==> 11-15: inputs <==
Design k580vm80a, start of the top module:
module k580vm80a
(
   input         pin_clk,        
   input         pin_f1,         
   input         pin_f2,         
   input         pin_reset,      
   output [15:0] pin_a,          
   output  [7:0] pin_dout,       
   input   [7:0] pin_din,        
   output        pin_aena,       
   output        pin_dena,       
   input         pin_hold,      
   output        pin_hlda,      
   input         pin_ready,     
   output        pin_wait,      
   input         pin_int,       
   output        pin_inte,      
   output        pin_sync,      
   output        pin_dbin,      
   output        pin_wr_n
);
export LEC_CHECK = 0
export ABC_AREA = 1
export CAP_MARGIN = 20
export CORE_MARGIN = 2
export CORE_UTILIZATION = 72
export CTS_CLUSTER_DIAMETER = 360
export CTS_CLUSTER_SIZE = 14
export PLACE_DENSITY_LB_ADDON = 0.08
export SLEW_MARGIN = 20
create_clock -name core_clock -period 3.9 [get_ports {pin_clk}]
run.sh (not shown) runs the stock make flow with config.mk's settings and CLKGATE_MAP_FILE=.
==> 06-24: changes against 11-15 <==
--- a/flow/config.mk
+++ b/flow/config.mk
@@ -8,8 +8,8 @@
 export ABC_AREA = 1
 export CAP_MARGIN = 20
-export CORE_MARGIN = 2
-export CORE_UTILIZATION = 72
-export CTS_CLUSTER_DIAMETER = 360
-export CTS_CLUSTER_SIZE = 14
-export PLACE_DENSITY_LB_ADDON = 0.08
+export CELL_PAD_IN_SITES_GLOBAL_PLACEMENT = 2
+export CORE_ASPECT_RATIO = 0.97
+export CORE_MARGIN = 3
+export CORE_UTILIZATION = 62
+export MAX_ROUTING_LAYER = met5
 export SLEW_MARGIN = 20
==> flow/constraint.sdc (replaced) <==
create_clock -name core_clock -period 3.88 [get_ports {pin_clk}]
set_input_delay 0.7760 -clock core_clock [delete_from_list [all_inputs] [get_ports {pin_clk}]]
set_output_delay 0.7760 -clock core_clock [all_outputs]
set_load 0.01 [all_outputs]
==> 04-17: changes against 11-15 <==
--- a/flow/config.mk
+++ b/flow/config.mk
@@ -9,7 +9,5 @@
 export CAP_MARGIN = 20
 export CORE_MARGIN = 2
-export CORE_UTILIZATION = 72
-export CTS_CLUSTER_DIAMETER = 360
-export CTS_CLUSTER_SIZE = 14
-export PLACE_DENSITY_LB_ADDON = 0.08
-export SLEW_MARGIN = 20
+export CORE_UTILIZATION = 31
+export MAX_ROUTING_LAYER = met4
+export SLEW_MARGIN = 40
==> flow/constraint.sdc (replaced) <==
create_clock -name core_clock -period 4.55 [get_ports {pin_clk}]
set_input_delay 0.9100 -clock core_clock [delete_from_list [all_inputs] [get_ports {pin_clk}]]
set_output_delay 0.9100 -clock core_clock [all_outputs]
set_load 0.01 [all_outputs]
==> 07-12: changes against 11-15 <==
--- a/flow/config.mk
+++ b/flow/config.mk
@@ -9,7 +9,7 @@
 export CAP_MARGIN = 20
 export CORE_MARGIN = 2
-export CORE_UTILIZATION = 72
+export CORE_UTILIZATION = 68
 export CTS_CLUSTER_DIAMETER = 360
 export CTS_CLUSTER_SIZE = 14
-export PLACE_DENSITY_LB_ADDON = 0.08
+export PLACE_DENSITY_LB_ADDON = 0.06
 export SLEW_MARGIN = 20
==> flow/constraint.sdc (replaced) <==
create_clock -name core_clock -period 3.71 [get_ports {pin_clk}]
set_input_delay 0.7420 -clock core_clock [delete_from_list [all_inputs] [get_ports {pin_clk}]]
set_output_delay 0.7420 -clock core_clock [all_outputs]
set_load 0.01 [all_outputs]
==> summary of the runs <==
- 04-17 produced a clean layout. 07-12 produced a layout that fails on negative setup slack. 06-24 failed in global placement without I/O with GPL-0301. 11-15 did not get past global routing.
- Non-clock buffer count: 04-17 is lower than 07-12 (127).
- Against 07-12, the first-iteration DRC count of 04-17 is smaller by about 56%.
- Of 04-17 and 07-12, 07-12 has the higher worst hold slack (gap 0.0080 ns).
- In 04-17 the sequential share of layout area is higher than in 07-12, by 2.3 points.
- Of 04-17 and 07-12, 07-12 has the higher count of clock-buffer cells in the layout (gap 3).
- Between 07-12 and 04-17, the lower sequential power is in 04-17 (gap about 24%, measured against 04-17).
==> figures <==
item	04-17	07-12	06-24	11-15
Pleak	6.27 nW	6.89 nW	-	-
Repair and plain buffers	114	241	-	-
Number of remaining DRC errors	0	0	-	-
Port-buffer cells	46	46	-	46
Number of cells traversed by the worst hold path	0	0	-	-
FFs & Latches	253	253	-	-
Sequential share of power	0.475	0.480	-	-
Seq area share	0.481	0.458	-	-
Total CTS buffers	28	22	-	22
Max Fclk	236 MHz	228 MHz	-	-
Setup Crit Path Kind	register to register	register to register	-	-
Worst r2r src	i[7]$_DFFE_PP_	i[1]$_DFFE_PP_	-	-
Run status	finished clean	failed layout checks	aborted with a tool error	aborted with a tool error
Last stage reached	-	-	global placement without I/O	global routing
Violated checks	-	negative setup slack	-	-

* * *

==> inputs of maple <==
Starting RTL as in the previous note.
export LEC_CHECK = 0
export ABC_AREA = 1
export CAP_MARGIN = 35
export CELL_PAD_IN_SITES_DETAIL_PLACEMENT = 0
export CELL_PAD_IN_SITES_GLOBAL_PLACEMENT = 3
export CORE_MARGIN = 9
export CORE_UTILIZATION = 25
export CTS_CLUSTER_DIAMETER = 40
export CTS_CLUSTER_SIZE = 11
export GPL_ROUTABILITY_DRIVEN = 0
export GPL_TIMING_DRIVEN = 1
export MAX_ROUTING_LAYER = met5
export PLACE_DENSITY_LB_ADDON = 0.21
export SETUP_SLACK_MARGIN = 0.71
export SLEW_MARGIN = 20
export TNS_END_PERCENT = 15
create_clock -name core_clock -period 5.18 [get_ports {pin_clk}]
==> inputs of lagoon, as changes to maple <==
ABC_AREA = default   (was 1)
CAP_MARGIN = 20   (was 35)
CELL_PAD_IN_SITES_DETAIL_PLACEMENT = default   (was 0)
CELL_PAD_IN_SITES_GLOBAL_PLACEMENT = default   (was 3)
CORE_MARGIN = 2   (was 9)
CORE_UTILIZATION = 64   (was 25)
CTS_CLUSTER_DIAMETER = default   (was 40)
CTS_CLUSTER_SIZE = default   (was 11)
GPL_ROUTABILITY_DRIVEN = default   (was 0)
GPL_TIMING_DRIVEN = default   (was 1)
MAX_ROUTING_LAYER = default   (was met5)
PLACE_DENSITY_LB_ADDON = default   (was 0.21)
SETUP_SLACK_MARGIN = default   (was 0.71)
TNS_END_PERCENT = default   (was 15)
==> flow/constraint.sdc (replaced) <==
create_clock -name core_clock -period 4.13 [get_ports {pin_clk}]
set_input_delay 0.8260 -clock core_clock [delete_from_list [all_inputs] [get_ports {pin_clk}]]
set_output_delay 0.8260 -clock core_clock [all_outputs]
set_load 0.01 [all_outputs]
==> inputs of fjord, as changes to maple <==
ABC_AREA = default   (was 1)
CAP_MARGIN = 20   (was 35)
CELL_PAD_IN_SITES_DETAIL_PLACEMENT = default   (was 0)
CELL_PAD_IN_SITES_GLOBAL_PLACEMENT = default   (was 3)
CORE_MARGIN = 2   (was 9)
CORE_UTILIZATION = 68   (was 25)
CTS_CLUSTER_DIAMETER = default   (was 40)
CTS_CLUSTER_SIZE = 29   (was 11)
GPL_ROUTABILITY_DRIVEN = default   (was 0)
GPL_TIMING_DRIVEN = default   (was 1)
MAX_ROUTING_LAYER = default   (was met5)
PLACE_DENSITY_LB_ADDON = default   (was 0.21)
SETUP_SLACK_MARGIN = default   (was 0.71)
TNS_END_PERCENT = default   (was 15)
==> flow/constraint.sdc (replaced) <==
create_clock -name core_clock -period 3.73 [get_ports {pin_clk}]
set_input_delay 0.7460 -clock core_clock [delete_from_list [all_inputs] [get_ports {pin_clk}]]
set_output_delay 0.7460 -clock core_clock [all_outputs]
set_load 0.01 [all_outputs]
==> comparison table <==
| metric | maple | lagoon | fjord |
|---|---|---|---|
| Outcome | complete, no violations | failed layout checks | failed layout checks |
| Reasons for failing layout checks | - | negative setup slack | negative setup slack |
| Initial antenna violation count | 0 | 3 | 10 |
| Horizontal die dimension | 247 µm | 152 µm | 148 µm |
| Layout clock buffer count | 53 | 37 | 35 |
| Ratio of total power to cell area | 404 mW/mm² | 422 mW/mm² | 467 mW/mm² |
| Number of cells in Yosys stat | 1364 | 1319 | 1319 |
| Synth Instances | 1364 | 1319 | 1319 |
| Sequential Power Share | 37.9% | 43.9% | 42.0% |
| Number of ordinary and repair buffers in the finished layout | 123 | 227 | 294 |
| Overall track demand over capacity in global routing | 17.0% | 44.2% | 53.0% |
| Maximum number of pins on one net before global-route repair | 32 | 38 | 33 |
| Inverter count | 216 | 54 | 54 |
| Number of levels the H-tree was split into | 2 | 1 | 1 |
| Number of global-route vias before repair | 11000 | 12900 | 14200 |
| Number of multi-input combinational cells in the layout | 870 | 940 | 940 |
| Sequential element share of the synthesized area | 57.2% | 53.4% | 53.4% |
Power is estimated from default activity; no workload was simulated.
